**design.v**
```verilog
module adder16_7 (
    input [5:0] alufn,
    input [15:0] a,
    input [15:0] b,
    output reg [15:0] out,
    output reg z,
    output reg n,
    output reg v
  );
  reg [15:0] sum;
  reg [15:0] xb;
  always @* begin
    xb = b ^ {5'h10{alufn[0+0-:1]}};
    case (alufn[0+1-:2])
      2'h0: begin
        sum = a + b;
      end
      2'h1: begin
        sum = a - b;
      end
      2'h2: begin
        sum = a * b;
      end
      2'h3: begin
        sum = xb + 1'h1;
      end
      default: begin
        sum = a - b;
      end
    endcase
    v = (a[15+0-:1] & xb[15+0-:1] & ~sum[15+0-:1]) | (~a[15+0-:1] & ~xb[15+0-:1] & sum[15+0-:1]);
    n = sum[15+0-:1];
    z = (~|sum);
    out = sum;
  end
endmodule
module boolean16_9 (
    input [5:0] alufn,
    input [15:0] a,
    input [15:0] b,
    output reg [15:0] out
  );
  always @* begin
    case (alufn[0+3-:4])
      4'h8: begin
        out = a & b;
      end
      4'he: begin
        out = a | b;
      end
      4'h6: begin
        out = a ^ b;
      end
      4'ha: begin
        out = a;
      end
      default: begin
        out = 16'h0000;
      end
    endcase
  end
endmodule
module compare16_10 (
    input [5:0] alufn,
    input z,
    input v,
    input n,
    output reg [15:0] out
  );
  always @* begin
    case (alufn[1+1-:2])
      2'h1: begin
        out = z;
      end
      2'h2: begin
        out = n ^ v;
      end
      2'h3: begin
        out = z | (n ^ v);
      end
      default: begin
        out = 1'h0;
      end
    endcase
  end
endmodule
module shifter16_8 (
    input [15:0] a,
    input [15:0] b,
    input [5:0] alufn,
    output reg [15:0] out
  );
  always @* begin
    case (alufn[0+1-:2])
      2'h0: begin
        out = a <<< b[0+4-:5];
      end
      2'h1: begin
        out = a >>> b[0+4-:5];
      end
      2'h3: begin
        out = $signed(a) >>> b[0+4-:5];
      end
      default: begin
        out = 1'h0;
      end
    endcase
  end
endmodule
module alu_3 (
    input [5:0] alufn,
    input [15:0] a,
    input [15:0] b,
    output reg [15:0] alu_output
  );
  wire [16-1:0] M_add_out;
  wire [1-1:0] M_add_z;
  wire [1-1:0] M_add_n;
  wire [1-1:0] M_add_v;
  reg [6-1:0] M_add_alufn;
  reg [16-1:0] M_add_a;
  reg [16-1:0] M_add_b;
  adder16_7 add (
    .alufn(M_add_alufn),
    .a(M_add_a),
    .b(M_add_b),
    .out(M_add_out),
    .z(M_add_z),
    .n(M_add_n),
    .v(M_add_v)
  );
  wire [16-1:0] M_shift_out;
  reg [16-1:0] M_shift_a;
  reg [16-1:0] M_shift_b;
  reg [6-1:0] M_shift_alufn;
  shifter16_8 shift (
    .a(M_shift_a),
    .b(M_shift_b),
    .alufn(M_shift_alufn),
    .out(M_shift_out)
  );
  wire [16-1:0] M_bool_out;
  reg [6-1:0] M_bool_alufn;
  reg [16-1:0] M_bool_a;
  reg [16-1:0] M_bool_b;
  boolean16_9 bool (
    .alufn(M_bool_alufn),
    .a(M_bool_a),
    .b(M_bool_b),
    .out(M_bool_out)
  );
  wire [16-1:0] M_comp_out;
  reg [6-1:0] M_comp_alufn;
  reg [1-1:0] M_comp_z;
  reg [1-1:0] M_comp_v;
  reg [1-1:0] M_comp_n;
  compare16_10 comp (
    .alufn(M_comp_alufn),
    .z(M_comp_z),
    .v(M_comp_v),
    .n(M_comp_n),
    .out(M_comp_out)
  );
  always @* begin
    M_add_a = a;
    M_add_b = b;
    M_add_alufn = alufn;
    if (alufn[5:4] == 2'h3) begin
      M_add_alufn[1:0] = 2'h1;
    end
    M_comp_v = M_add_v;
    M_comp_n = M_add_n;
    M_comp_z = M_add_z;
    M_comp_alufn = alufn;
    M_bool_a = a;
    M_bool_b = b;
    M_bool_alufn = alufn;
    M_shift_a = a;
    M_shift_b = b;
    M_shift_alufn = alufn;
    case (alufn[4+1-:2])
      2'h0: begin
        alu_output = M_add_out;
      end
      2'h1: begin
        alu_output = M_bool_out;
      end
      2'h2: begin
        alu_output = M_shift_out;
      end
      2'h3: begin
        alu_output = M_comp_out;
      end
      default: begin
        alu_output = 16'h0000;
      end
    endcase
  end
endmodule
module alu16_top (
    input clk,
    input [5:0] alufn,
    input [15:0] a,
    input [15:0] b,
    output reg [15:0] y
  );
  reg [5:0] alufn_q;
  reg [15:0] a_q;
  reg [15:0] b_q;
  wire [15:0] alu_out;
  alu_3 alu (
    .alufn(alufn_q),
    .a(a_q),
    .b(b_q),
    .alu_output(alu_out)
  );
  always @(posedge clk) begin
    alufn_q <= alufn;
    a_q <= a;
    b_q <= b;
    y <= alu_out;
  end
endmodule
```
**run.sh**
```bash
#!/bin/bash
# the make line also repeats each setting of config.mk as NAME=value (left out here)
make -C /OpenROAD-flow-scripts/flow DESIGN_CONFIG=/design/flow/config.mk WORK_HOME=/design/flow/orfs CLKGATE_MAP_FILE= finish
```
**config.mk**
```make
export PLATFORM = sky130hd
export DESIGN_NAME = alu16_top
export DESIGN_NICKNAME = alu16_top
export VERILOG_FILES = /design/flow/design.v
export SDC_FILE = /design/flow/constraint.sdc
export NUM_CORES = 4
export LEC_CHECK = 0
export ABC_AREA = 0
export CAP_MARGIN = 20
export CELL_PAD_IN_SITES_GLOBAL_PLACEMENT = 3
export CORE_MARGIN = 2
export CORE_UTILIZATION = 23
export CTS_CLUSTER_DIAMETER = 306
export CTS_CLUSTER_SIZE = 100
export PLACE_DENSITY = 0.89
export SLEW_MARGIN = 20
export TNS_END_PERCENT = 95
```
**constraint.sdc**
```tcl
create_clock -name core_clock -period 6.5 [get_ports {clk}]
set_input_delay 1.3000 -clock core_clock [delete_from_list [all_inputs] [get_ports {clk}]]
set_output_delay 1.3000 -clock core_clock [all_outputs]
set_load 0.01 [all_outputs]
```
==> impl_metrics.csv, run 1 <==
group,metric,value,unit
setup_path,arrival,6.39,ns
setup_path,worst-path-max-fanout,17,
synthesis,async_flop_share,0,%
synthesis,yosys.stat.seqShare,12.0,%
setup_path,path_cells,"inv_1, buf_4, nor2_1, fa_1, ha_1, ha_1, fa_1, ha_1, inv_1, fa_1, inv_1, ha_1, o21ai_0, o21bai_1, or3_1, a31oi_2, o21ai_2, a21o_1, a21oi_2, xnor2_1, a2111oi_0, nor2_1",
synthesis,avgSynthCellArea,7.71,um^2
synthesis,top_cells_by_count,"inv_1 (146), nor2_1 (130), nand2_1 (129), ha_1 (98), o21ai_0 (87)",
outcome,run_status,"no timing/DRC/antenna violations",
power,maxPowerGroup,"combinational cells",
detailed_routing,wire_per_inst,21.5,um
floorplanning,core,38700,um^2
power,leakage,4.65,nW
synthesis,area_leaders,"fa_1 (18%), ha_1 (14%), dfxtp_1 (12%)",
synthesis,yosysMostFrequentCell,"inv_1",
cts,cts_buffer_depth,2,
setup_path,worstSetupEndpointType,"register",
synthesis,aoi_share,19.7,%
setup_path,reg2regPathDepth,22,
job,cap_violations,0,
cts,clkTransAtPathRegs,0.07,ns
setup_path,cpPeakStageDelay,0.64,ns
floorplanning,fp_util,23.3,%
detailed_routing,firstDrtPassIters,6,
synthesis,adder_share,31.5,%
power,power.switching,1.77,mW
power,power_clock,0.298,mW
power,swShare,53.5,%
detailed_routing,antenna_cells,0,
synthesis,xor_share,7.43,%
cells_and_area,fillers,4298,
cts,numCtsBuffers,5,
detailed_routing,totalWireLength,37500,um
timing,fmax,161,MHz
global_routing,grt_util_all_layers,18.2,%
cts,cts_max_level,2,
power,p_clk_share,9.0,%
timing,relSlewSlack,24.7,%
synthesis,top_area_share,18.0,%
cells_and_area,logic_area,7110,um^2
global_routing,grt_pass1_wl,55700,um
timing,tns,0,ns
hold_path,hp-start,"alufn_q[4]",
power,intPower,1.54,mW
cells_and_area,fin_area,10500,um^2
cells_and_area,area_growth,16.5,%
hold_path,hold_depth,2,
timing,timing.final.crit_share,95.7,%
synthesis,synth_area_leader_cell,"fa_1",
place,port_buffers,54,
floorplanning,die_h,202,um
power,peakVddDrop,0.325,mV
synthesis,edf_count,0,
global_routing,grt_pass1_vias,8647,
floorplanning,boundaryPins,55,
synthesis,ys_ff,54,
global_routing,grt_start_max_net_pins,50,
synthesis,logic_family,"adder cells",
timing,hold_viol_final,0,
hold_path,hold_path_class,"register to register",
synthesis,synth_cell_type_count,78,
setup_path,reg2reg_from,"b_q[2]",
power,power_density,314,nW/um^2
cells_and_area,fin_nets,1441,
place,dpl_cell_area,10400,um^2
floorplanning,chipArea,40900,um^2
timing,setup_viol,0,
synthesis,ys_sh_simple,17.7,%
setup_path,r2r_end,"y[14]",
synthesis,syn_area,9030,um^2
power,finalPower,3.31,mW
setup_path,reg2reg_slack,0.28,ns
setup_path,crit_family,"adder cells",
cells_and_area,utilization,27.2,%
synthesis,synthFlopType,"dfxtp_1",
setup_path,worstPathRequired,6.67,ns
cts,post_cts_buffers,0,
place,globalplace.congestion,0.911,
setup_path,cp_slowest_cell,"a2111oi_0",
setup_path,crit_path_start_kind,"register",
timing,slew_violations,0,
timing,finalClockSkew,0.0183,ns
power,sequentialPower,0.392,mW
cts,clock_sinks,54,
cts,ctsRootBufferMaster,"clkbuf_16",
power,pwr-share-seq,11.8,%
cts,cts_tree,"done",
global_routing,grt_antenna_before_repair,0,
synthesis,synth_nets,1390,
synthesis,yosys_warnings,6,
floorplanning,die_w,202,um
synthesis,yosys-stat-area,9030,um^2
detailed_routing,first_iter_violations,811,
power,p_comb_share,79.2,%
detailed_routing,drt-vias-per-instance,5.02,
setup_path,crit_end,"y[14]",
synthesis,mux_area_share,2.12,%
timing,worst_pin_slew,1.13,ns
timing,worst_hold_slack,0.722,ns
setup_path,crit_buf_inv,4,
power,p_comb,2.62,mW
setup_path,cp.depth,22,
detailed_routing,ant_nets,0,
place,hpwl,30200,um
synthesis,yosys_cells,1172,
global_routing,grt_overflow_total,0,
setup_path,path_class,"register to register",
floorplanning,rows,72,
detailed_routing,drc,0,
detailed_routing,route.vias.total,8737,
timing,rsz0062_at_grt,"false",
timing,finalCriticalPeriod,6.22,ns
job,warning_count,44,
setup_path,startpoint,"b_q[2]",
synthesis,syn_inst,1172,
setup_path,timing.critical_path.mode_cell,"ha_1",
cells_and_area,regArea,1080,um^2
hold_path,min_to,"y[12]",
cts,clk_latency,0.33,ns
[per-stage QoR]
stage	cells	setup WS (ns)
after global routing	1742	0.0228
final	1742	0.279
after floorplan	1172	0.227
after detailed placement	1734	0.259
after CTS	1742	0.213
after global placement	1734	0.320
[routing by layer]
| metal | up-vias | GRT usage [%] | part of all wire (%) | wire [um] |
|---|---|---|---|---|
| met4 | 0 | 6.18 | 3.4 | 1260 |
| met1 | 4321 | 24.8 | 45 | 16700 |
| met5 | - | 0 | 0 | 0 |
| met3 | 60 | 1.66 | 5.4 | 2020 |
| li1 | 4021 | - | - | - |
| met2 | 335 | 30.3 | 47 | 17500 |
[final cells by class]
type | count | area share (%)
clock buffers | 5 | 1.19
well taps | 518 | 6.16
multi-input cells | 899 | 67.5
flip-flops and latches | 54 | 10.3
inverters | 153 | 5.46
repair buffers | 110 | 9.13
clock inverters | 3 | 0.250
[repair_timing]
item	CTS	global route
hold buffers	0	0
gates resized	0	1
setup endpoints to repair	0	1
==> run 2: changes to the inputs <==
Settings changed: ABC_AREA 0 to default, CELL_PAD_IN_SITES_GLOBAL_PLACEMENT 3 to default, CORE_UTILIZATION 23 to 59, CTS_CLUSTER_DIAMETER 306 to 210, CTS_CLUSTER_SIZE 100 to 99, PLACE_DENSITY 0.89 to default, TNS_END_PERCENT 95 to 5.
==> run 2 against run 1 <==
  * Still clean on timing, DRC and antenna
  * Die size is 60% lower
  * Critical path depth stayed put
  * Final area is 4.6% lower
  * Sequential cell count stayed put
  * Sequential power hardly changed
  * Clock skew is 0.0095 ns lower
  * Core utilization is 39 points higher
  * First-iteration DRC count is 65% higher
  * Critical endpoint is now y[15]
==> impl_metrics.csv, run 2 <==
group,metric,value,unit
timing,worst_hold_slack,0.722,ns
timing,tns,0,ns
floorplanning,core,15100,um^2
synthesis,yosys-stat-area,9030,um^2
synthesis,adder_share,31.5,%
power,power_clock,0.319,mW
synthesis,area_leaders,"fa_1 (18%), ha_1 (14%), dfxtp_1 (12%)",
power,p_comb,2.56,mW
cells_and_area,regArea,1080,um^2
cts,clock_sinks,54,
power,intPower,1.56,mW
setup_path,cpPeakStageDelay,0.55,ns
detailed_routing,route.vias.total,8925,
floorplanning,chipArea,16300,um^2
synthesis,syn_inst,1172,
setup_path,worst-path-max-fanout,9,
setup_path,reg2reg_from,"a_q[7]",
setup_path,path_cells,"inv_1, nor2_1, fa_1, inv_1, fa_1, fa_1, inv_1, ha_1, fa_1, inv_1, fa_1, inv_1, ha_1, or4_1, o22a_1, a31oi_1, o21ai_0, xnor2_1, nand2_1, o211ai_1, o21ai_0, o21ai_0",
setup_path,cp.depth,22,
detailed_routing,drt-vias-per-instance,6.37,
power,peakVddDrop,0.356,mV
hold_path,hp-start,"alufn_q[2]",
floorplanning,die_h,128,um
global_routing,grt_pass1_vias,8622,
cts,post_cts_buffers,0,
cts,cts_tree,"done",
synthesis,logic_family,"adder cells",
job,warning_count,46,
synthesis,ys_sh_simple,17.7,%
setup_path,worstPathRequired,6.74,ns
floorplanning,boundaryPins,55,
cells_and_area,fin_cells,1401,
setup_path,cp_slowest_cell,"fa_1",
power,swShare,52.3,%
cells_and_area,fillers,1372,
setup_path,crit_buf_inv,5,
timing,finalClockSkew,0.00877,ns
synthesis,top_area_share,18.0,%
job,cap_violations,0,
cts,clkTransAtPathRegs,0.07,ns
cells_and_area,logic_area,7100,um^2
setup_path,path_class,"register to register",
synthesis,syn_area,9030,um^2
global_routing,grt_pass1_wl,49100,um
detailed_routing,antenna_cells,0,
timing,slew_violations,0,
hold_path,min_to,"y[0]",
synthesis,yosys_warnings,6,
global_routing,grt_util_all_layers,40.0,%
setup_path,crit_end,"y[15]",
setup_path,r2r_end,"y[15]",
place,port_buffers,54,
synthesis,synth_area_leader_cell,"fa_1",
setup_path,worstSetupEndpointType,"register",
timing,relSlewSlack,41.7,%
hold_path,hold_path_class,"register to register",
power,p_clk_share,9.8,%
detailed_routing,drc,0,
cts,ctsRootBufferMaster,"clkbuf_16",
floorplanning,fp_util,59.9,%
power,power.switching,1.71,mW
setup_path,reg2reg_slack,0.30,ns
synthesis,aoi_share,19.7,%
detailed_routing,firstDrtPassIters,7,
timing,fmax,161,MHz
floorplanning,die_w,128,um
timing,timing.final.crit_share,95.4,%
floorplanning,rows,45,
cts,cts_max_level,2,
synthesis,edf_count,0,
synthesis,ys_ff,54,
detailed_routing,wire_per_inst,22.9,um
outcome,run_status,"no timing/DRC/antenna violations",
detailed_routing,first_iter_violations,1339,
timing,finalCriticalPeriod,6.20,ns
global_routing,grt_antenna_before_repair,0,
cts,cts.hold.buffers_added,0,
power,power_density,325,nW/um^2
synthesis,synth_cell_type_count,78,
synthesis,synthFlopType,"dfxtp_1",
synthesis,top_cells_by_count,"inv_1 (146), nor2_1 (130), nand2_1 (129), ha_1 (98), o21ai_0 (87)",
synthesis,xor_share,7.43,%
setup_path,arrival,6.44,ns
synthesis,yosys.stat.seqShare,12.0,%
place,dp_cells,1393,
synthesis,yosys_cells,1172,
timing,hold_viol_final,0,
setup_path,crit_path_start_kind,"register",
synthesis,async_flop_share,0,%
synthesis,avgSynthCellArea,7.71,um^2
cts,cts_buffer_depth,2,
cts,numCtsBuffers,5,
power,maxPowerGroup,"combinational cells",
global_routing,grt_start_max_net_pins,51,
global_routing,grt_overflow_total,0,
timing,setup_viol,0,
power,pwr-share-seq,12.0,%
detailed_routing,ant_nets,0,
power,leakage,4.61,nW
power,sequentialPower,0.391,mW
setup_path,startpoint,"a_q[7]",
detailed_routing,totalWireLength,32100,um
synthesis,synth_nets,1390,
power,p_comb_share,78.3,%
timing,rsz0062_at_grt,"false",
cells_and_area,fin_nets,1430,
setup_path,crit_family,"adder cells",
hold_path,hold_depth,3,
setup_path,reg2regPathDepth,22,
synthesis,mux_area_share,2.12,%
place,hpwl,25800,um
synthesis,yosysMostFrequentCell,"inv_1",
place,globalplace.congestion,1.03,
timing,worst_pin_slew,0.868,ns
cells_and_area,area_growth,11.2,%
cts,clk_latency,0.31,ns
-- run 2: metal layers --
layer  vias up  global-route usage (%)  wire length, um
li1       4003                       -                -
met4         0                    23.5             2380
met2       665                    57.7            13200
met5         -                       0                0
met3       143                    11.7             4260
met1      4114                    53.1            12300
-- run 2: area by class of cell --
type                            instances  area share, %
Inverter                              153           5.72
Sequential cell                        54           10.8
Clock buffer                            5           1.25
Multi-Input combinational cell        899           70.7
Clock inverter                          3          0.436
Timing Repair Buffer                   99           8.75
Tap cell                              188           2.34
-- run 2: repair_timing --
action / in CTS / in global routing
setup endpoints to repair: 0 / 1
endpoints found under the hold margin: 0 / 0
gates resized: 0 / 1
-- run 2: metrics by stage --
step / setup WS [ns] / util (%) / area, um^2 / power, mW
after floorplan: 0.227 / - / 9030 / 2.04
after global placement: 0.405 / 65.4 / 9860 / 2.86
after detailed placement: 0.275 / 65.4 / 9860 / 2.90
after CTS: 0.266 / 66.5 / 10000 / 3.23
after global routing: 0.0431 / 66.6 / 10000 / 3.48
final: 0.300 / 66.6 / 10000 / 3.27
==> run 3: changes to the inputs <==
Settings changed: CTS_CLUSTER_DIAMETER 210 to default, CTS_CLUSTER_SIZE 99 to default, SETUP_SLACK_MARGIN from default to 1.25, TNS_END_PERCENT 5 to default.
Clock period 6.5 ns to 4.5 ns, I/O delays scaled along.
==> run 3 against run 2 <==
  * The layout now fails its checks (negative setup slack)
  * Die size unchanged
  * Critical path depth unchanged
  * Synthesized area unchanged
  * Via count up 9.1%
  * Clock-buffer cell count up 2
  * Power up 99%
  * Combinational power up 110%
  * Clock power up 57%
  * Worst hold slack worse by 0.0052 ns
  * Non-clock buffer count up 141
  * Largest power group unchanged
==> impl_metrics.csv, run 3 <==
group,metric,value,unit
outcome,run_status,"finished with violations",
outcome,so.violations,"negative setup slack",
floorplanning,boundaryPins,55,
synthesis,avgSynthCellArea,7.71,um^2
setup_path,cp_slowest_cell,"fa_1",
timing,timing.final.crit_share,129,%
setup_path,path_class,"register to register",
global_routing,grt_antenna_before_repair,0,
floorplanning,die_w,128,um
detailed_routing,drt-vias-per-instance,6.31,
synthesis,yosys.stat.seqShare,12.0,%
setup_path,worst-path-max-fanout,6,
floorplanning,die_h,128,um
cts,clock_sinks,54,
synthesis,syn_inst,1172,
global_routing,grt_start_max_net_pins,47,
power,p_comb,5.43,mW
place,dpl_cell_area,10900,um^2
synthesis,yosys_warnings,6,
setup_path,r2r_end,"y[0]",
power,leakage,5.38,nW
setup_path,worstSetupEndpointType,"register",
place,port_buffers,54,
global_routing,grt_overflow_total,0,
setup_path,reg2regPathDepth,22,
setup_path,reg2reg_from,"b_q[2]",
floorplanning,rows,45,
synthesis,yosys-stat-area,9030,um^2
place,hpwl,26600,um
timing,hold_viol_final,0,
cts,cts_max_level,2,
timing,relSlewSlack,31.6,%
setup_path,arrival,5.97,ns
synthesis,async_flop_share,0,%
timing,worst_hold_slack,0.717,ns
timing,tns,-8.45,ns
floorplanning,core,15100,um^2
setup_path,reg2reg_slack,-1.29,ns
synthesis,mux_area_share,2.12,%
power,pwr-share-seq,8.6,%
synthesis,logic_family,"adder cells",
floorplanning,chipArea,16300,um^2
timing,fmax,173,MHz
synthesis,edf_count,0,
global_routing,grt_util_all_layers,41.6,%
synthesis,synth_area_leader_cell,"fa_1",
power,power_clock,0.501,mW
synthesis,syn_area,9030,um^2
detailed_routing,route.vias.total,9733,
timing,worst_pin_slew,1.03,ns
setup_path,path_cells,"inv_8, nor2_1, fa_1, inv_1, fa_1, inv_1, fa_1, fa_1, inv_2, fa_1, fa_2, xor2_2, xnor2_1, xnor2_1, xnor2_1, xnor3_1, xnor2_1, buf_4, nand2_4, o211ai_2, a221oi_2, o41ai_2",
power,intPower,3.29,mW
cts,numCtsBuffers,5,
synthesis,top_area_share,18.0,%
floorplanning,fp_util,59.9,%
power,swShare,49.3,%
cts,cts_tree,"done",
synthesis,synth_nets,1390,
cts,ctsRootBufferMaster,"clkbuf_16",
global_routing,grt_pass1_wl,51700,um
synthesis,synthFlopType,"dfxtp_1",
timing,slew_violations,0,
cells_and_area,utilization,78.2,%
power,maxPowerGroup,"combinational cells",
job,warning_count,49,
hold_path,min_to,"y[7]",
setup_path,timing.critical_path.mode_cell,"fa_1",
detailed_routing,firstDrtPassIters,8,
synthesis,yosysMostFrequentCell,"inv_1",
setup_path,crit_buf_inv,5,
power,power_density,550,nW/um^2
power,peakVddDrop,1.22,mV
hold_path,hold_depth,2,
setup_path,crit_path_start_kind,"register",
synthesis,synth_cell_type_count,78,
cts,clk_latency,0.31,ns
cells_and_area,fin_nets,1571,
power,p_clk_share,7.7,%
cells_and_area,area_growth,30.7,%
setup_path,startpoint,"b_q[2]",
setup_path,cpPeakStageDelay,0.52,ns
detailed_routing,ant_nets,0,
cts,clkTransAtPathRegs,0.07,ns
synthesis,area_leaders,"fa_1 (18%), ha_1 (14%), dfxtp_1 (12%)",
setup_path,crit_end,"y[0]",
timing,setup_ws,-1.29,ns
power,sequentialPower,0.557,mW
cts,cts_buffer_depth,2,
job,cap_violations,0,
detailed_routing,totalWireLength,34800,um
detailed_routing,antenna_cells,0,
hold_path,hold_path_class,"register to register",
timing,finalClockSkew,0.0155,ns
timing,setup_viol,10,
timing,finalCriticalPeriod,5.79,ns
hold_path,hp-start,"alufn_q[4]",
synthesis,aoi_share,19.7,%
synthesis,ys_ff,54,
synthesis,ys_sh_simple,17.7,%
cells_and_area,fin_area,11800,um^2
power,power.switching,3.20,mW
synthesis,top_cells_by_count,"inv_1 (146), nor2_1 (130), nand2_1 (129), ha_1 (98), o21ai_0 (87)",
setup_path,worstPathRequired,4.68,ns
global_routing,grt_pass1_vias,9489,
synthesis,xor_share,7.43,%
synthesis,adder_share,31.5,%
place,globalplace.congestion,1.04,
detailed_routing,first_iter_violations,1468,
timing,rsz0062_at_grt,"true",
power,finalPower,6.49,mW
detailed_routing,drc,0,
setup_path,crit_family,"adder cells",
power,p_comb_share,83.7,%
synthesis,yosys_cells,1172,
detailed_routing,wire_per_inst,22.6,um
setup_path,cp.depth,22,
==> run 3: cell type report <==
cell class,count,area (um^2)
flip-flops and latches,54,1120
multi-input cells,899,7590
clock buffers,7,164
well taps,188,235
inverters,153,601
repair buffers,240,2060
clock inverters,1,30.0
fillers,1070,3280
==> run 3: per-layer routing <==
metal	vias up	wire, um	global-route usage, %
met5	-	0	0
met4	0	2310	21.2
met3	169	4560	10.4
met2	715	15100	64.6
met1	4559	12800	54.1
li1	4290	-	-
==> run 3: what timing repair did <==
| item | CTS | global route |
|---|---|---|
| pin swaps | 20 | 40 |
| gates resized | 74 | 61 |
| hold buffers | 0 | 0 |
| setup endpoints to repair | 14 | 14 |
| gates cloned | 0 | 0 |
| buffers inserted | 10 | 14 |
==> run 3: per-stage QoR <==
stage               instances  setup WS (ns)
global route             1542          -1.47
finish                   1542          -1.29
detailed placement       1510          -1.26
global placement         1509          -1.08
CTS                      1528          -1.11
floorplan                1172         -0.891
==> run 4: changes to the inputs <==
Settings changed: CORE_UTILIZATION 59 to 72, CTS_CLUSTER_DIAMETER from default to 36, PLACE_DENSITY_LB_ADDON from default to 0.28, SETUP_SLACK_MARGIN 1.25 to 0.74.
Clock period 4.5 ns to 6.08 ns, I/O delays scaled along.
==> run 4 against run 3 <==
  * Synthesized cell count stayed put
  * Die size fell by 18%
  * The run now fails in global routing (5_1_grt)
  * Synthesized area unchanged
==> impl_metrics.csv, run 4 <==
group,metric,value,unit
synthesis,yosysMostFrequentCell,"inv_1",
outcome,stop_stage,"global routing (5_1_grt)",
synthesis,async_flop_share,0,%
synthesis,mux_area_share,2.12,%
place,port_buffers,54,
outcome,error_line,"[ERROR GRT-0232] Routing congestion too high. Check the congestion heatmap in the GUI.",
synthesis,ys_sh_simple,17.7,%
synthesis,xor_share,7.43,%
synthesis,logic_family,"adder cells",
synthesis,area_leaders,"fa_1 (18%), ha_1 (14%), dfxtp_1 (12%)",
synthesis,adder_share,31.5,%
synthesis,aoi_share,19.7,%
synthesis,ys_ff,54,
synthesis,yosys_cells,1172,
cts,ctsRootBufferMaster,"clkbuf_16",
cts,cts_max_level,2,
synthesis,synth_cell_type_count,78,
synthesis,syn_area,9030,um^2
cts,cts.hold.buffers_added,0,
cts,clock_sinks,54,
synthesis,synth_nets,1390,
synthesis,top_cells_by_count,"inv_1 (146), nor2_1 (130), nand2_1 (129), ha_1 (98), o21ai_0 (87)",
outcome,run_status,"did not finish",
synthesis,edf_count,0,
synthesis,yosys.stat.seqShare,12.0,%
synthesis,top_area_share,18.0,%
floorplanning,rows,40,
floorplanning,die_h,116,um
synthesis,yosys_warnings,6,
synthesis,synthFlopType,"dfxtp_1",
floorplanning,core,12100,um^2
global_routing,grt_util_all_layers,73.9,%
cts,numCtsBuffers,5,
place,hpwl,26100,um
synthesis,syn_inst,1172,
floorplanning,chipArea,13500,um^2
place,globalplace.congestion,1.12,
cts,cts_buffer_depth,2,
synthesis,avgSynthCellArea,7.71,um^2
global_routing,grt_overflow_total,64,
floorplanning,fp_util,74.6,%
synthesis,yosys-stat-area,9030,um^2
floorplanning,die_w,116,um
floorplanning,boundaryPins,55,
synthesis,synth_area_leader_cell,"fa_1",
==> run 4: metal layers <==
layer	overflow	track usage (%)
met3	0	62.1
met5	0	26.7
met4	38	72.6
met2	26	90.4
met1	0	72.2
==> run 4: what timing repair did <==
| action | CTS |
|---|---|
| resized | 75 |
| pin swaps | 14 |
| buffers inserted | 22 |
| endpoints found under the setup margin | 8 |
==> run 4: stage by stage <==
stage | utilization (%) | hold WS [ns] | setup slack, ns | instances | instance area [um^2]
detailed placement | 82.1 | 0.702 | 0.102 | 1372 | 9940
global placement | 82.1 | 0.696 | 0.426 | 1372 | 9940
CTS | 86.6 | 0.711 | 0.477 | 1402 | 10500
floorplan | - | 0.662 | 0.687 | 1172 | 9270
==> run 5: changes to the inputs <==
Settings changed: ABC_AREA from default to 1, CELL_PAD_IN_SITES_GLOBAL_PLACEMENT from default to 2, CORE_ASPECT_RATIO from default to 1.44, CORE_MARGIN 2 to 8, CORE_UTILIZATION 72 to 36, CTS_CLUSTER_DIAMETER 36 to 167, GPL_TIMING_DRIVEN from default to 1, MIN_ROUTING_LAYER from default to met2, PLACE_DENSITY_LB_ADDON 0.28 to 0.13, SETUP_SLACK_MARGIN 0.74 to default, SLEW_MARGIN 20 to 25.
Clock period 6.08 ns to 3.75 ns, I/O delays scaled along.
==> run 5 against run 4 <==
  * The layout now fails its checks (negative setup slack)
  * Synthesized area rose by 8.9%
  * Die size is 140% higher
  * Synthesized cell count increased by 26%
==> impl_metrics.csv, run 5 <==
group,metric,value,unit
outcome,run_status,"finished with violations",
outcome,so.violations,"negative setup slack",
synthesis,yosysMostFrequentCell,"nand2_1",
timing,rsz0062_at_grt,"true",
power,pwr-share-seq,7.7,%
hold_path,hold_path_class,"register to register",
timing,tns,-14.42,ns
synthesis,yosys-stat-area,9830,um^2
floorplanning,core,26800,um^2
synthesis,xor_share,4.41,%
setup_path,cp.depth,27,
detailed_routing,firstDrtPassIters,12,
detailed_routing,drc,0,
job,warning_count,47,
power,power.switching,4.46,mW
cts,clk_latency,0.34,ns
power,finalPower,8.80,mW
setup_path,reg2regPathDepth,27,
global_routing,grt_util_all_layers,42.6,%
synthesis,avgSynthCellArea,6.64,um^2
setup_path,worstSetupEndpointType,"register",
synthesis,top_cells_by_count,"nand2_1 (384), inv_1 (301), ha_1 (98), o21ai_0 (93), nand3_1 (82)",
cts,cts_max_level,2,
timing,worst_hold_slack,0.699,ns
setup_path,worst-path-max-fanout,4,
timing,slew_violations,0,
synthesis,yosys_warnings,6,
setup_path,cp_slowest_cell,"fa_2",
setup_path,arrival,5.73,ns
setup_path,timing.critical_path.mode_cell,"inv_2",
timing,setup_viol,12,
hold_path,hold_depth,3,
setup_path,cpPeakStageDelay,0.56,ns
cts,ctsRootBufferMaster,"clkbuf_16",
global_routing,grt_start_max_net_pins,30,
setup_path,r2r_end,"y[0]",
setup_path,startpoint,"a_q[7]",
setup_path,reg2reg_from,"a_q[7]",
floorplanning,die_w,154,um
power,intPower,4.34,mW
hold_path,hp-start,"alufn_q[4]",
timing,fmax,184,MHz
detailed_routing,drt-vias-per-instance,7.27,
synthesis,syn_inst,1482,
cts,clkTransAtPathRegs,0.10,ns
synthesis,top_area_share,16.5,%
floorplanning,die_h,214,um
cells_and_area,area_growth,38.6,%
floorplanning,fp_util,36.6,%
power,p_comb_share,84.9,%
synthesis,synthFlopType,"dfxtp_1",
detailed_routing,first_iter_violations,2985,
synthesis,yosys_cells,1482,
synthesis,async_flop_share,0,%
cells_and_area,utilization,50.8,%
synthesis,ys_sh_simple,26.5,%
power,maxPowerGroup,"combinational cells",
setup_path,crit_buf_inv,8,
synthesis,ys_ff,54,
synthesis,syn_area,9830,um^2
cells_and_area,fin_nets,1928,
setup_path,worstPathRequired,4.03,ns
power,leakage,7.06,nW
cts,cts_tree,"done",
cts,clock_sinks,54,
power,peakVddDrop,0.702,mV
timing,worst_pin_slew,0.916,ns
power,p_comb,7.47,mW
power,power_clock,0.647,mW
synthesis,adder_share,29.0,%
synthesis,area_leaders,"fa_1 (16%), nand2_1 (15%), ha_1 (12%)",
synthesis,mux_area_share,0.407,%
timing,relSlewSlack,38.7,%
power,p_clk_share,7.4,%
synthesis,yosys.stat.seqShare,11.0,%
detailed_routing,route.vias.total,14900,
synthesis,aoi_share,13.9,%
global_routing,grt_antenna_before_repair,0,
synthesis,synth_area_leader_cell,"fa_1",
timing,setup_ws,-1.70,ns
place,dp_slack,-2.08,ns
cts,cts.hold.buffers_added,0,
synthesis,edf_count,0,
floorplanning,boundaryPins,55,
global_routing,grt_pass1_vias,16500,
setup_path,crit_family,"adder cells",
power,swShare,50.7,%
place,hpwl,36500,um
setup_path,reg2reg_slack,-1.70,ns
global_routing,grt_pass1_wl,68400,um
timing,finalCriticalPeriod,5.45,ns
timing,timing.final.crit_share,145,%
place,globalplace.congestion,0.992,
timing,finalClockSkew,0.0181,ns
job,cap_violations,0,
power,sequentialPower,0.678,mW
detailed_routing,wire_per_inst,22.7,um
timing,hold_viol_final,0,
cts,cts_buffer_depth,2,
power,power_density,646,nW/um^2
synthesis,synth_cell_type_count,55,
synthesis,logic_family,"adder cells",
global_routing,grt_overflow_total,0,
floorplanning,rows,72,
detailed_routing,totalWireLength,46400,um
detailed_routing,ant_nets,0,
cts,numCtsBuffers,5,
floorplanning,chipArea,33000,um^2
hold_path,min_to,"y[0]",
synthesis,synth_nets,1700,
setup_path,crit_path_start_kind,"register",
setup_path,crit_end,"y[0]",
cells_and_area,fillers,2752,
setup_path,path_class,"register to register",
place,port_buffers,54,
run 5: cell type report:
cell class                 count  area (um^2)  share of cell area (%)
multi-input combinational   1058         8190                    60.1
timing repair buffer         283         2540                    18.6
inverter                     308         1170                    8.61
sequential                    54         1130                    8.30
tap                          333          417                    3.06
clock buffer                   6          139                    1.02
clock inverter                 2         38.8                   0.285
antenna                        2         5.00                  0.0367
run 5: metal layers:
metal | global-route usage [%] | vias up | wire [um]
met4 | 8.36 | 12 | 5320
met2 | 52.9 | 4015 | 23600
met5 | 9.36 | - | 277
met3 | 53.9 | 540 | 17200
met1 | - | 5240 | 0
li1 | - | 5071 | -
run 5: repair_timing:
| item | CTS | global route |
|---|---|---|
| gates resized | 157 | 85 |
| endpoints found under the setup margin | 13 | 14 |
| setup buffers | 28 | 16 |
| cloned | 0 | 0 |
| pin swaps | 80 | 51 |
run 5: per-stage QoR:
stage          std cells  instance area [um^2]
2_1_floorplan       1482                 10200
3_3_place_gp        2004                 12300
3_5_place_dp        2004                 12300
4_1_cts             2034                 13200
5_1_grt             2044                 13600
6_report            2046                 13600
==> run 6: changes to the inputs <==
Settings changed: ABC_AREA 1 to 0, CAP_MARGIN 20 to 40, CELL_PAD_IN_SITES_DETAIL_PLACEMENT from default to 2, CELL_PAD_IN_SITES_GLOBAL_PLACEMENT 2 to default, CORE_ASPECT_RATIO 1.44 to default, CORE_MARGIN 8 to 5, CORE_UTILIZATION 36 to 49, CTS_CLUSTER_DIAMETER 167 to 142, CTS_CLUSTER_SIZE from default to 98, GPL_ROUTABILITY_DRIVEN from default to 1, GPL_TIMING_DRIVEN 1 to default, MIN_ROUTING_LAYER met2 to met1, PLACE_DENSITY_LB_ADDON 0.13 to 0.27, SLEW_MARGIN 25 to 20.
Clock period 3.75 ns to 10.5 ns, I/O delays scaled along.
==> run 6 against run 5 <==
  * The flow now stops in detailed placement (3_5_place_dp)
  * Synthesized cell count fell by 21%
  * Synthesized area fell by 8.2%
  * Die size fell by 36%
==> impl_metrics.csv, run 6 <==
group,metric,value,unit
synthesis,mux_area_share,2.12,%
synthesis,yosys_cells,1172,
synthesis,top_area_share,18.0,%
synthesis,syn_area,9030,um^2
synthesis,yosys.stat.seqShare,12.0,%
outcome,error_line,"[ERROR DPL-0033] detailed placement checks failed during check placement.",
synthesis,aoi_share,19.7,%
outcome,stop_stage,"detailed placement (3_5_place_dp)",
synthesis,async_flop_share,0,%
synthesis,ys_ff,54,
synthesis,syn_inst,1172,
floorplanning,rows,49,
synthesis,area_leaders,"fa_1 (18%), ha_1 (14%), dfxtp_1 (12%)",
synthesis,yosys-stat-area,9030,um^2
synthesis,ys_sh_simple,17.7,%
floorplanning,boundaryPins,55,
synthesis,yosys_warnings,6,
synthesis,avgSynthCellArea,7.71,um^2
floorplanning,die_h,146,um
floorplanning,fp_util,49.9,%
synthesis,synthFlopType,"dfxtp_1",
floorplanning,core,18100,um^2
synthesis,logic_family,"adder cells",
synthesis,adder_share,31.5,%
floorplanning,chipArea,21200,um^2
synthesis,synth_area_leader_cell,"fa_1",
place,port_buffers,54,
synthesis,top_cells_by_count,"inv_1 (146), nor2_1 (130), nand2_1 (129), ha_1 (98), o21ai_0 (87)",
synthesis,edf_count,0,
synthesis,xor_share,7.43,%
synthesis,synth_cell_type_count,78,
synthesis,synth_nets,1390,
synthesis,yosysMostFrequentCell,"inv_1",
outcome,run_status,"did not finish",
place,globalplace.congestion,1.02,
floorplanning,die_w,146,um
-- run 6: stage by stage --
step	power, mW	area [um^2]
3_3_place_gp	1.68	9720
2_1_floorplan	1.26	9030
==> run 7: changes to the inputs <==
Settings changed: ABC_AREA 0 to 1, CELL_PAD_IN_SITES_DETAIL_PLACEMENT 2 to default, CORE_ASPECT_RATIO from default to 0.5, CORE_MARGIN 5 to 2, CORE_UTILIZATION 49 to 72, CTS_CLUSTER_DIAMETER 142 to 400, CTS_CLUSTER_SIZE 98 to 99, GPL_ROUTABILITY_DRIVEN 1 to default, MAX_ROUTING_LAYER from default to met4, MIN_ROUTING_LAYER met1 to default, PLACE_DENSITY from default to 0.39, PLACE_DENSITY_LB_ADDON 0.27 to default, SLEW_MARGIN 20 to 0.
Clock period 10.5 ns to 2.43 ns, I/O delays scaled along.
==> run 7 against run 6 <==
  * The run fails in clock tree synthesis (4_1_cts)
  * Die size fell by 31%
  * Synthesized cell count rose by 26%
  * Synthesized area rose by 8.9%
==> impl_metrics.csv, run 7 <==
group,metric,value,unit
synthesis,yosys_cells,1482,
place,globalplace.congestion,1.15,
synthesis,synth_nets,1700,
synthesis,synth_area_leader_cell,"fa_1",
floorplanning,die_h,86.6,um
synthesis,logic_family,"adder cells",
floorplanning,rows,30,
synthesis,synthFlopType,"dfxtp_1",
outcome,run_status,"did not finish",
floorplanning,fp_util,73.2,%
place,dp_slack,-3.37,ns
synthesis,yosys_warnings,6,
synthesis,adder_share,29.0,%
synthesis,ys_ff,54,
synthesis,top_cells_by_count,"nand2_1 (384), inv_1 (301), ha_1 (98), o21ai_0 (93), nand3_1 (82)",
floorplanning,boundaryPins,55,
synthesis,avgSynthCellArea,6.64,um^2
outcome,error_line,"[ERROR DPL-0033] detailed placement checks failed during check placement.",
synthesis,syn_area,9830,um^2
floorplanning,chipArea,14700,um^2
outcome,stop_stage,"clock tree synthesis (4_1_cts)",
synthesis,edf_count,0,
floorplanning,die_w,169,um
synthesis,yosys-stat-area,9830,um^2
synthesis,ys_sh_simple,26.5,%
synthesis,area_leaders,"fa_1 (16%), nand2_1 (15%), ha_1 (12%)",
place,port_buffers,54,
synthesis,async_flop_share,0,%
synthesis,syn_inst,1482,
synthesis,mux_area_share,0.407,%
synthesis,top_area_share,16.5,%
place,hpwl,33300,um
synthesis,yosysMostFrequentCell,"nand2_1",
synthesis,yosys.stat.seqShare,11.0,%
synthesis,synth_cell_type_count,55,
synthesis,xor_share,4.41,%
synthesis,aoi_share,13.9,%
floorplanning,core,13400,um^2
-- run 7: stage by stage --
step	cells	total power [mW]	util, %	area [um^2]
after detailed placement	1880	9.83	91.4	12300
after global placement	1880	9.08	91.4	12300
after floorplan	1482	6.41	-	10200
==> run 8: changes to the inputs <==
Settings changed: ABC_AREA 1 to default, CAP_MARGIN 40 to 5, CORE_ASPECT_RATIO 0.5 to 1.72, CORE_UTILIZATION 72 to 57, CTS_CLUSTER_DIAMETER 400 to 284, CTS_CLUSTER_SIZE 99 to 71, MAX_ROUTING_LAYER met4 to default, MIN_ROUTING_LAYER from default to met1, PLACE_DENSITY 0.39 to default, PLACE_DENSITY_LB_ADDON from default to 0.09, SETUP_SLACK_MARGIN from default to 0.11, SLEW_MARGIN 0 to 20, TNS_END_PERCENT from default to 45.
Clock period 2.43 ns to 4.74 ns, I/O delays scaled along.
==> run 8 against run 7 <==
  * Now fails the layout checks on negative setup slack
  * Synthesized area down 8.2%
  * Synthesized cell count decreased by 21%
  * Die size is 15% higher
==> impl_metrics.csv, run 8 <==
group,metric,value,unit
outcome,run_status,"finished with violations",
outcome,so.violations,"negative setup slack",
job,warning_count,47,
power,power_clock,0.420,mW
detailed_routing,ant_nets,0,
hold_path,hold_depth,2,
cts,clk_latency,0.31,ns
place,dp_cells,1495,
setup_path,crit_path_start_kind,"register",
cells_and_area,area_growth,26.6,%
synthesis,top_cells_by_count,"inv_1 (146), nor2_1 (130), nand2_1 (129), ha_1 (98), o21ai_0 (87)",
detailed_routing,firstDrtPassIters,7,
global_routing,met1_usage,48.3,%
global_routing,busiest_layer,"met2",
setup_path,crit_end,"y[0]",
synthesis,synthFlopType,"dfxtp_1",
synthesis,yosys_warnings,6,
timing,relSlewSlack,27.2,%
global_routing,grt_overflow_total,0,
hold_path,min_to,"y[12]",
power,finalPower,5.69,mW
global_routing,use_met3,5.70,%
floorplanning,fp_util,58.1,%
timing,worst_hold_slack,0.739,ns
setup_path,crit_family,"adder cells",
cts,cts_tree,"done",
synthesis,synth_cell_type_count,78,
power,power.switching,2.83,mW
floorplanning,chipArea,16900,um^2
power,leakage,5.25,nW
synthesis,async_flop_share,0,%
power,p_clk_share,7.4,%
setup_path,reg2reg_slack,-0.83,ns
cts,numCtsBuffers,5,
synthesis,aoi_share,19.7,%
synthesis,top_area_share,18.0,%
setup_path,reg2regPathDepth,21,
cts,cts.hold.buffers_added,0,
cts,ctsRootBufferMaster,"clkbuf_16",
synthesis,yosys_cells,1172,
global_routing,grt_pass1_vias,9832,
power,peakVddDrop,0.700,mV
synthesis,area_leaders,"fa_1 (18%), ha_1 (14%), dfxtp_1 (12%)",
detailed_routing,wire_per_inst,24.3,um
place,hpwl,29300,um
power,sequentialPower,0.527,mW
power,swShare,49.7,%
timing,finalClockSkew,0.00671,ns
synthesis,ys_sh_simple,17.7,%
cts,clkTransAtPathRegs,0.08,ns
cells_and_area,fin_cells,1530,
cells_and_area,utilization,73.6,%
timing,timing.final.crit_share,118,%
place,port_buffers,54,
synthesis,logic_family,"adder cells",
cts,cts_buffer_depth,2,
power,power_density,498,nW/um^2
detailed_routing,totalWireLength,37100,um
synthesis,mux_area_share,2.12,%
synthesis,avgSynthCellArea,7.71,um^2
synthesis,syn_area,9030,um^2
global_routing,grt_start_max_net_pins,49,
floorplanning,die_h,169,um
setup_path,arrival,5.79,ns
detailed_routing,first_iter_violations,1208,
cells_and_area,fin_area,11400,um^2
power,p_comb_share,83.4,%
synthesis,xor_share,7.43,%
setup_path,cp.depth,21,
synthesis,edf_count,0,
power,p_comb,4.74,mW
floorplanning,die_w,100,um
power,pwr-share-seq,9.3,%
global_routing,use_met2,72.6,%
hold_path,hold_path_class,"register to register",
timing,setup_ws,-0.830,ns
global_routing,grt_util_all_layers,43.4,%
global_routing,grt_antenna_before_repair,0,
floorplanning,boundaryPins,55,
detailed_routing,drt-vias-per-instance,6.41,
detailed_routing,antenna_cells,0,
synthesis,ys_ff,54,
timing,finalCriticalPeriod,5.57,ns
cells_and_area,fin_nets,1561,
power,maxPowerGroup,"combinational cells",
setup_path,path_cells,"clkinvlp_4, buf_4, nor2_1, fa_1, ha_1, ha_1, ha_4, fa_1, inv_1, fa_1, inv_1, ha_2, or4_1, o22a_2, a31oi_4, buf_4, xor2_1, buf_4, o21ai_2, nand4b_1, o41ai_2",
cts,clock_sinks,54,
global_routing,grt_pass1_wl,54600,um
setup_path,worst-path-max-fanout,6,
detailed_routing,drc,0,
timing,setup_viol,10,
setup_path,startpoint,"a_q[2]",
place,dpl_cell_area,10800,um^2
setup_path,r2r_end,"y[0]",
setup_path,path_class,"register to register",
timing,fmax,180,MHz
synthesis,syn_inst,1172,
floorplanning,core,15500,um^2
timing,hold_viol_final,0,
setup_path,crit_buf_inv,6,
timing,worst_pin_slew,1.09,ns
detailed_routing,route.vias.total,9810,
cells_and_area,fillers,1218,
setup_path,cp_slowest_cell,"or4_1",
job,cap_violations,0,
power,intPower,2.86,mW
synthesis,yosys.stat.seqShare,12.0,%
synthesis,synth_nets,1390,
place,globalplace.congestion,1.03,
synthesis,yosysMostFrequentCell,"inv_1",
setup_path,cpPeakStageDelay,0.51,ns
setup_path,reg2reg_from,"a_q[2]",
synthesis,synth_area_leader_cell,"fa_1",
setup_path,worstSetupEndpointType,"register",
cts,cts_max_level,2,
floorplanning,rows,60,
setup_path,worstPathRequired,4.96,ns
timing,slew_violations,0,
timing,rsz0062_at_grt,"true",
synthesis,adder_share,31.5,%
hold_path,hp-start,"alufn_q[4]",
synthesis,yosys-stat-area,9030,um^2
run 8: through the flow:
step	setup WS (ns)	setup TNS (ns)
final	-0.830	-5.95
after global placement	-0.817	-6.56
after global routing	-1.01	-7.80
after floorplan	-0.651	-2.77
after CTS	-0.794	-5.34
after detailed placement	-0.899	-7.21
run 8: cell type report:
| cell class | instances | area (um^2) | area share [%] |
|---|---|---|---|
| tap | 186 | 233 | 2.03 |
| timing repair buffer | 230 | 1900 | 16.6 |
| sequential | 54 | 1130 | 9.85 |
| inverter | 153 | 609 | 5.33 |
| clock inverter | 2 | 16.3 | 0.142 |
| clock buffer | 6 | 139 | 1.21 |
| multi-input combinational | 899 | 7410 | 64.8 |
run 8: layer usage:
layer  wire (um)  vias up
met5           0        -
met4        4020        0
met3        3250      257
met2       17700      682
met1       12200     4601
li1            -     4270
run 8: repair_timing:
item	CTS	global route
buffers inserted	14	13
endpoints found under the hold margin	0	0
pin swaps	23	36
gates resized	63	42
setup endpoints to repair	11	11
==> run 9: changes to the inputs <==
Settings changed: ABC_AREA from default to 1, CAP_MARGIN 5 to 30, CELL_PAD_IN_SITES_DETAIL_PLACEMENT from default to 1, CELL_PAD_IN_SITES_GLOBAL_PLACEMENT from default to 0, CORE_ASPECT_RATIO 1.72 to 0.66, CORE_MARGIN 2 to 3, CORE_UTILIZATION 57 to 44, CTS_CLUSTER_DIAMETER 284 to 386, CTS_CLUSTER_SIZE 71 to default, GPL_ROUTABILITY_DRIVEN from default to 0, GPL_TIMING_DRIVEN from default to 0, HOLD_SLACK_MARGIN from default to 0.16, MAX_ROUTING_LAYER from default to met5, MIN_ROUTING_LAYER met1 to met2, PLACE_DENSITY_LB_ADDON 0.09 to 0.04, SETUP_SLACK_MARGIN 0.11 to default, TNS_END_PERCENT 45 to default.
Clock period 4.74 ns to 7.86 ns, I/O delays scaled along.
==> run 9 against run 8 <==
  * The flow now stops in global routing (5_1_grt)
  * Synthesized cell count grew 26%
  * Synthesized area grew 8.9%
  * Die size grew 43%
==> impl_metrics.csv, run 9 <==
group,metric,value,unit
floorplanning,die_h,127,um
cts,ctsRootBufferMaster,"clkbuf_16",
cts,cts_buffer_depth,2,
synthesis,synth_cell_type_count,55,
cts,cts_max_level,2,
synthesis,synthFlopType,"dfxtp_1",
floorplanning,die_w,190,um
synthesis,synth_nets,1700,
synthesis,top_area_share,16.5,%
synthesis,ys_ff,54,
synthesis,async_flop_share,0,%
outcome,run_status,"did not finish",
synthesis,yosys.stat.seqShare,11.0,%
synthesis,syn_area,9830,um^2
synthesis,mux_area_share,0.407,%
global_routing,grt_util_all_layers,61.4,%
synthesis,edf_count,0,
synthesis,avgSynthCellArea,6.64,um^2
synthesis,xor_share,4.41,%
cts,clock_sinks,54,
synthesis,yosys_warnings,6,
global_routing,grt_overflow_total,31,
synthesis,yosys_cells,1482,
synthesis,synth_area_leader_cell,"fa_1",
floorplanning,chipArea,24200,um^2
floorplanning,fp_util,45.8,%
floorplanning,rows,43,
synthesis,yosys-stat-area,9830,um^2
floorplanning,boundaryPins,55,
cts,numCtsBuffers,5,
synthesis,logic_family,"adder cells",
floorplanning,core,21500,um^2
outcome,stop_stage,"global routing (5_1_grt)",
synthesis,adder_share,29.0,%
synthesis,syn_inst,1482,
synthesis,area_leaders,"fa_1 (16%), nand2_1 (15%), ha_1 (12%)",
synthesis,yosysMostFrequentCell,"nand2_1",
synthesis,top_cells_by_count,"nand2_1 (384), inv_1 (301), ha_1 (98), o21ai_0 (93), nand3_1 (82)",
place,port_buffers,54,
place,hpwl,33700,um
synthesis,ys_sh_simple,26.5,%
outcome,error_line,"[ERROR GRT-0116] Global routing finished with congestion. Check the congestion regions in the DRC Viewer.",
synthesis,aoi_share,13.9,%
## run 9: routing by layer
metal  track usage [%]  overflow
met5              51.6         7
met4              32.0         3
met3              77.8        20
met2              64.2         1
met1                 -         -
## run 9: through the flow
| step | utilization (%) | setup slack (ns) | area (um^2) | power (mW) | cells |
|---|---|---|---|---|---|
| 4_1_cts | 50.9 | 0.117 | 10900 | 2.54 | 1836 |
| 3_5_place_dp | 50.0 | -0.0907 | 10700 | 2.25 | 1828 |
| 3_3_place_gp | 50.0 | 0.0495 | 10700 | 2.17 | 1828 |
| 2_1_floorplan | - | 1.90 | 9830 | 1.64 | 1482 |
## run 9: repair_timing
action / CTS
gates resized: 2
cloned: 0
buffers inserted: 0
endpoints found under the setup margin: 1
pin swaps: 0
hold buffers: 0
hold endpoints to repair: 0
==> run 10: changes to the inputs <==
Settings changed: ABC_AREA 1 to default, CAP_MARGIN 30 to 25, CELL_PAD_IN_SITES_DETAIL_PLACEMENT 1 to default, CELL_PAD_IN_SITES_GLOBAL_PLACEMENT 0 to default, CORE_ASPECT_RATIO 0.66 to default, CORE_MARGIN 3 to 2, CORE_UTILIZATION 44 to 29, CTS_CLUSTER_DIAMETER 386 to 210, CTS_CLUSTER_SIZE from default to 52, GPL_ROUTABILITY_DRIVEN 0 to default, GPL_TIMING_DRIVEN 0 to default, HOLD_SLACK_MARGIN 0.16 to default, MIN_ROUTING_LAYER met2 to default, PLACE_DENSITY_LB_ADDON 0.04 to default, SLEW_MARGIN 20 to 30, TNS_END_PERCENT from default to 10.
Clock period 7.86 ns to 6.5 ns, I/O delays scaled along.
==> run 10 against run 9 <==
  * The run now finishes clean
  * Synthesized area decreased by 8.2%
  * Synthesized cell count decreased by 21%
  * Die size increased by 34%
==> impl_metrics.csv, run 10 <==
group,metric,value,unit
detailed_routing,ant_nets,0,
timing,fmax,160,MHz
synthesis,area_leaders,"fa_1 (18%), ha_1 (14%), dfxtp_1 (12%)",
synthesis,synth_cell_type_count,78,
setup_path,arrival,6.47,ns
synthesis,edf_count,0,
power,p_clk_share,9.8,%
global_routing,grt_start_max_net_pins,46,
detailed_routing,wire_per_inst,21.2,um
synthesis,synthFlopType,"dfxtp_1",
cts,cts_buffer_depth,2,
cells_and_area,area_growth,14.6,%
setup_path,crit_buf_inv,5,
global_routing,grt_pass1_vias,8571,
power,power_density,314,nW/um^2
setup_path,cpPeakStageDelay,0.55,ns
setup_path,worst-path-max-fanout,6,
cts,cts_max_level,2,
floorplanning,rows,64,
hold_path,hp-start,"alufn_q[2]",
cts,numCtsBuffers,5,
power,sequentialPower,0.393,mW
floorplanning,core,30600,um^2
outcome,run_status,"no timing/DRC/antenna violations",
global_routing,grt_util_all_layers,20.5,%
cts,clkTransAtPathRegs,0.07,ns
timing,finalClockSkew,0.00728,ns
place,hpwl,27700,um
detailed_routing,firstDrtPassIters,6,
synthesis,yosys-stat-area,9030,um^2
timing,hold_viol_final,0,
setup_path,crit_path_start_kind,"register",
global_routing,grt_antenna_before_repair,0,
power,peakVddDrop,0.235,mV
synthesis,yosys.stat.seqShare,12.0,%
cells_and_area,fin_nets,1437,
synthesis,yosysMostFrequentCell,"inv_1",
power,power.switching,1.71,mW
setup_path,reg2regPathDepth,22,
cts,post_cts_buffers,0,
global_routing,grt_overflow_total,0,
setup_path,cp_slowest_cell,"fa_1",
synthesis,syn_inst,1172,
timing,finalCriticalPeriod,6.24,ns
detailed_routing,drc,0,
synthesis,mux_area_share,2.12,%
setup_path,startpoint,"a_q[8]",
power,p_comb,2.54,mW
cts,clk_latency,0.31,ns
power,maxPowerGroup,"combinational cells",
global_routing,grt_pass1_wl,51100,um
synthesis,synth_area_leader_cell,"fa_1",
synthesis,synth_nets,1390,
setup_path,path_cells,"inv_1, nor2_1, fa_1, inv_1, fa_1, fa_1, inv_1, ha_1, fa_1, inv_1, fa_1, inv_1, ha_1, or4_1, o22a_1, a31oi_1, o21ai_0, xnor2_1, nand2_1, o211ai_1, o21ai_0, o21ai_0",
setup_path,crit_end,"y[15]",
cts,clock_sinks,54,
power,swShare,52.7,%
place,port_buffers,54,
detailed_routing,drt-vias-per-instance,5.44,
setup_path,path_class,"register to register",
setup_path,reg2reg_slack,0.26,ns
job,cap_violations,0,
floorplanning,chipArea,32600,um^2
synthesis,aoi_share,19.7,%
timing,setup_viol,0,
cts,cts_tree,"done",
power,intPower,1.54,mW
timing,tns,0,ns
hold_path,min_to,"y[0]",
synthesis,yosys_cells,1172,
synthesis,xor_share,7.43,%
cts,ctsRootBufferMaster,"clkbuf_16",
place,globalplace.congestion,0.976,
power,pwr-share-seq,12.1,%
synthesis,async_flop_share,0,%
synthesis,adder_share,31.5,%
floorplanning,die_w,180,um
timing,timing.final.crit_share,95.9,%
setup_path,r2r_end,"y[15]",
synthesis,syn_area,9030,um^2
floorplanning,die_h,180,um
place,dp_slack,0.387,ns
detailed_routing,route.vias.total,8783,
setup_path,worstSetupEndpointType,"register",
timing,worst_pin_slew,1.00,ns
detailed_routing,first_iter_violations,1255,
floorplanning,fp_util,29.5,%
power,power_clock,0.319,mW
timing,relSlewSlack,32.5,%
power,p_comb_share,78.1,%
synthesis,top_area_share,18.0,%
setup_path,worstPathRequired,6.74,ns
floorplanning,boundaryPins,55,
setup_path,cp.depth,22,
job,warning_count,44,
setup_path,reg2reg_from,"a_q[8]",
synthesis,ys_sh_simple,17.7,%
timing,setup_ws,0.264,ns
timing,slew_violations,0,
detailed_routing,antenna_cells,0,
cts,cts.hold.buffers_added,0,
power,leakage,4.63,nW
cts,cts_resized,0,
synthesis,yosys_warnings,6,
synthesis,avgSynthCellArea,7.71,um^2
detailed_routing,totalWireLength,34200,um
timing,rsz0062_at_grt,"false",
synthesis,top_cells_by_count,"inv_1 (146), nor2_1 (130), nand2_1 (129), ha_1 (98), o21ai_0 (87)",
synthesis,logic_family,"adder cells",
hold_path,hold_depth,3,
synthesis,ys_ff,54,
hold_path,hold_path_class,"register to register",
setup_path,crit_family,"adder cells",
run 10: cell type report:
type / count / area, um^2
well taps: 396 / 495
repair buffers: 106 / 931
clock buffers: 6 / 129
multi-input cells: 899 / 7100
fillers: 3257 / 20200
flip-flops and latches: 54 / 1080
clock inverters: 2 / 37.5
inverters: 153 / 578
run 10: routing by layer:
metal  up-vias  part of all wire, %  GRT usage (%)
met5         -                    0              0
met4         0                  4.2           8.16
met3        83                  8.0           2.93
met2       439                   46           33.4
met1      4247                   42           27.2
li1       4014                    -              -
run 10: through the flow:
| step | hold slack, ns | utilization, % | cells | total power, mW | area (um^2) |
|---|---|---|---|---|---|
| final | 0.749 | 33.8 | 1616 | 3.25 | 10400 |
| after global routing | 0.784 | 33.8 | 1616 | 3.48 | 10400 |
| after CTS | 0.741 | 33.8 | 1616 | 3.23 | 10300 |
| after detailed placement | 0.723 | 33.3 | 1608 | 2.90 | 10200 |
| after global placement | 0.733 | 33.3 | 1608 | 2.86 | 10200 |
| after floorplan | 0.653 | - | 1172 | 2.04 | 9030 |
==> run 11: changes to the inputs <==
Settings changed: ABC_AREA from default to 0, CORE_ASPECT_RATIO from default to 0.71, CORE_UTILIZATION 29 to 68, CTS_CLUSTER_DIAMETER 210 to 205, CTS_CLUSTER_SIZE 52 to 100, GPL_ROUTABILITY_DRIVEN from default to 1, MAX_ROUTING_LAYER met5 to met4, SETUP_SLACK_MARGIN from default to 0.77, SLEW_MARGIN 30 to 20, TNS_END_PERCENT 10 to 5.
Clock period 6.5 ns to 5.39 ns, I/O delays scaled along.
==> run 11 against run 10 <==
  * The layout now fails its checks (negative setup slack)
  * Wire length rose by 9.0%
  * Sequential cell count did not move
  * Critical path depth shrank 1
  * Core utilization up 52 points
  * Non-clock buffer count grew 77
  * Clock skew rose by 0.0078 ns
  * First-iteration DRC count increased by 43%
==> impl_metrics.csv, run 11 <==
group,metric,value,unit
synthesis,aoi_share,19.7,%
outcome,so.violations,"negative setup slack",
detailed_routing,drc,0,
setup_path,crit_buf_inv,5,
detailed_routing,firstDrtPassIters,14,
setup_path,crit_end,"y[0]",
cells_and_area,regArea,1110,um^2
timing,fmax,171,MHz
global_routing,grt_overflow_total,0,
synthesis,yosys_warnings,6,
timing,finalClockSkew,0.0151,ns
detailed_routing,met2WireLength,14700,um
setup_path,worstSetupEndpointType,"register",
synthesis,syn_inst,1172,
synthesis,yosys_cells,1172,
power,leakage,5.04,nW
global_routing,grt_start_max_net_pins,50,
cts,clkTransAtPathRegs,0.08,ns
setup_path,cp_slowest_cell,"fa_1",
synthesis,mux_area_share,2.12,%
setup_path,startpoint,"a_q[8]",
power,pwr-share-seq,9.0,%
setup_path,reg2regPathDepth,21,
synthesis,edf_count,0,
detailed_routing,ant_nets,0,
detailed_routing,m1WireLength,12800,um
synthesis,synth_nets,1390,
cells_and_area,fin_nets,1514,
job,warning_count,49,
power,maxPowerGroup,"combinational cells",
setup_path,cp.depth,21,
detailed_routing,drt-vias-per-instance,6.96,
global_routing,grt_antenna_before_repair,0,
cts,numCtsBuffers,5,
hold_path,min_to,"y[15]",
power,power_density,464,nW/um^2
synthesis,synth_cell_type_count,78,
cts,cts.hold.buffers_added,0,
setup_path,reg2reg_from,"a_q[8]",
synthesis,synthFlopType,"dfxtp_1",
cells_and_area,logic_area,7430,um^2
timing,tns,-1.88,ns
synthesis,ys_ff,54,
power,p_comb_share,83.2,%
timing,rsz0062_at_grt,"true",
synthesis,async_flop_share,0,%
power,power.switching,2.63,mW
global_routing,grt_util_all_layers,53.3,%
timing,worst_pin_slew,1.07,ns
power,p_comb,4.27,mW
cts,ctsRootBufferMaster,"clkbuf_16",
timing,timing.final.crit_share,109,%
global_routing,grt_pass1_wl,55500,um
synthesis,syn_area,9030,um^2
floorplanning,chipArea,14200,um^2
synthesis,top_area_share,18.0,%
setup_path,arrival,6.06,ns
setup_path,crit_family,"adder cells",
floorplanning,die_w,141,um
setup_path,worstPathRequired,5.59,ns
power,power_clock,0.400,mW
synthesis,top_cells_by_count,"inv_1 (146), nor2_1 (130), nand2_1 (129), ha_1 (98), o21ai_0 (87)",
detailed_routing,dr.max_layer_used,"met4",
setup_path,r2r_end,"y[0]",
hold_path,hold_depth,2,
detailed_routing,totalWireLength,37300,um
setup_path,path_class,"register to register",
cts,cts_buffer_depth,2,
detailed_routing,route.vias.total,10200,
setup_path,path_cells,"buf_4, nand2_2, fa_1, fa_1, fa_1, inv_2, ha_4, fa_1, inv_1, fa_1, inv_1, ha_2, or4_4, o22a_4, buf_4, xor2_2, a22oi_1, o21ai_1, nor2_1, nand4b_1, o41ai_2",
cts,cts_max_level,2,
floorplanning,die_h,101,um
hold_path,hold_path_class,"register to register",
synthesis,logic_family,"adder cells",
timing,hold_viol_final,0,
synthesis,yosys.stat.seqShare,12.0,%
synthesis,xor_share,7.43,%
power,peakVddDrop,0.654,mV
detailed_routing,wl_met3,6500,um
job,cap_violations,0,
floorplanning,core,13000,um^2
cells_and_area,area_growth,22.6,%
hold_path,hp-start,"alufn_q[4]",
synthesis,ys_sh_simple,17.7,%
place,hpwl,28200,um
cts,clk_latency,0.31,ns
floorplanning,boundaryPins,55,
setup_path,cpPeakStageDelay,0.55,ns
synthesis,area_leaders,"fa_1 (18%), ha_1 (14%), dfxtp_1 (12%)",
synthesis,avgSynthCellArea,7.71,um^2
cts,clock_sinks,54,
synthesis,adder_share,31.5,%
floorplanning,rows,35,
setup_path,timing.critical_path.mode_cell,"fa_1",
detailed_routing,first_iter_violations,1800,
global_routing,grt_pass1_vias,9860,
power,p_clk_share,7.8,%
synthesis,yosys-stat-area,9030,um^2
place,port_buffers,54,
power,sequentialPower,0.465,mW
setup_path,worst-path-max-fanout,6,
cells_and_area,utilization,85.4,%
power,swShare,51.1,%
timing,slew_violations,0,
setup_path,crit_path_start_kind,"register",
setup_path,reg2reg_slack,-0.47,ns
detailed_routing,antenna_cells,0,
cells_and_area,fillers,717,
timing,setup_ws,-0.471,ns
cts,cts_tree,"done",
place,globalplace.congestion,1.11,
timing,finalCriticalPeriod,5.86,ns
synthesis,synth_area_leader_cell,"fa_1",
timing,setup_viol,6,
timing,relSlewSlack,27.8,%
outcome,run_status,"finished with violations",
floorplanning,fp_util,69.7,%
detailed_routing,wire_per_inst,25.5,um
power,intPower,2.51,mW
synthesis,yosysMostFrequentCell,"inv_1",
## run 11: metal layers
metal | vias to the layer above | track usage (%)
met1 | 4610 | 65.9
li1 | 4171 | -
met2 | 1033 | 76.3
met3 | 369 | 18.7
met4 | 0 | 30.0
met5 | - | -
## run 11: repair_timing
item | in CTS | in global routing
endpoints found under the setup margin | 10 | 11
resized | 50 | 33
pin swaps | 19 | 17
setup buffers | 9 | 1
## run 11: cell type report
cell class	count	share of cell area, %
Clock inverter	2	0.350
Timing Repair Buffer	183	14.1
Tap cell	166	1.88
Sequential cell	54	10.0
Multi-Input combinational cell	899	67.1
Clock buffer	6	1.25
Inverter	153	5.36
## run 11: through the flow
step                      instance area (um^2)  std cells  power [mW]  setup WS [ns]  hold slack, ns
after floorplan                           9270       1172        2.60       -0.00261           0.662
after global placement                   10500       1445        3.80         -0.150           0.719
after detailed placement                 10500       1445        3.98         -0.299           0.725
after CTS                                10900       1462        4.51         -0.217           0.757
after global routing                     11100       1463        5.30         -0.480           0.782
final                                    11100       1463        5.14         -0.471           0.760
No activity file was given, so power comes from the tool's default toggle rates.
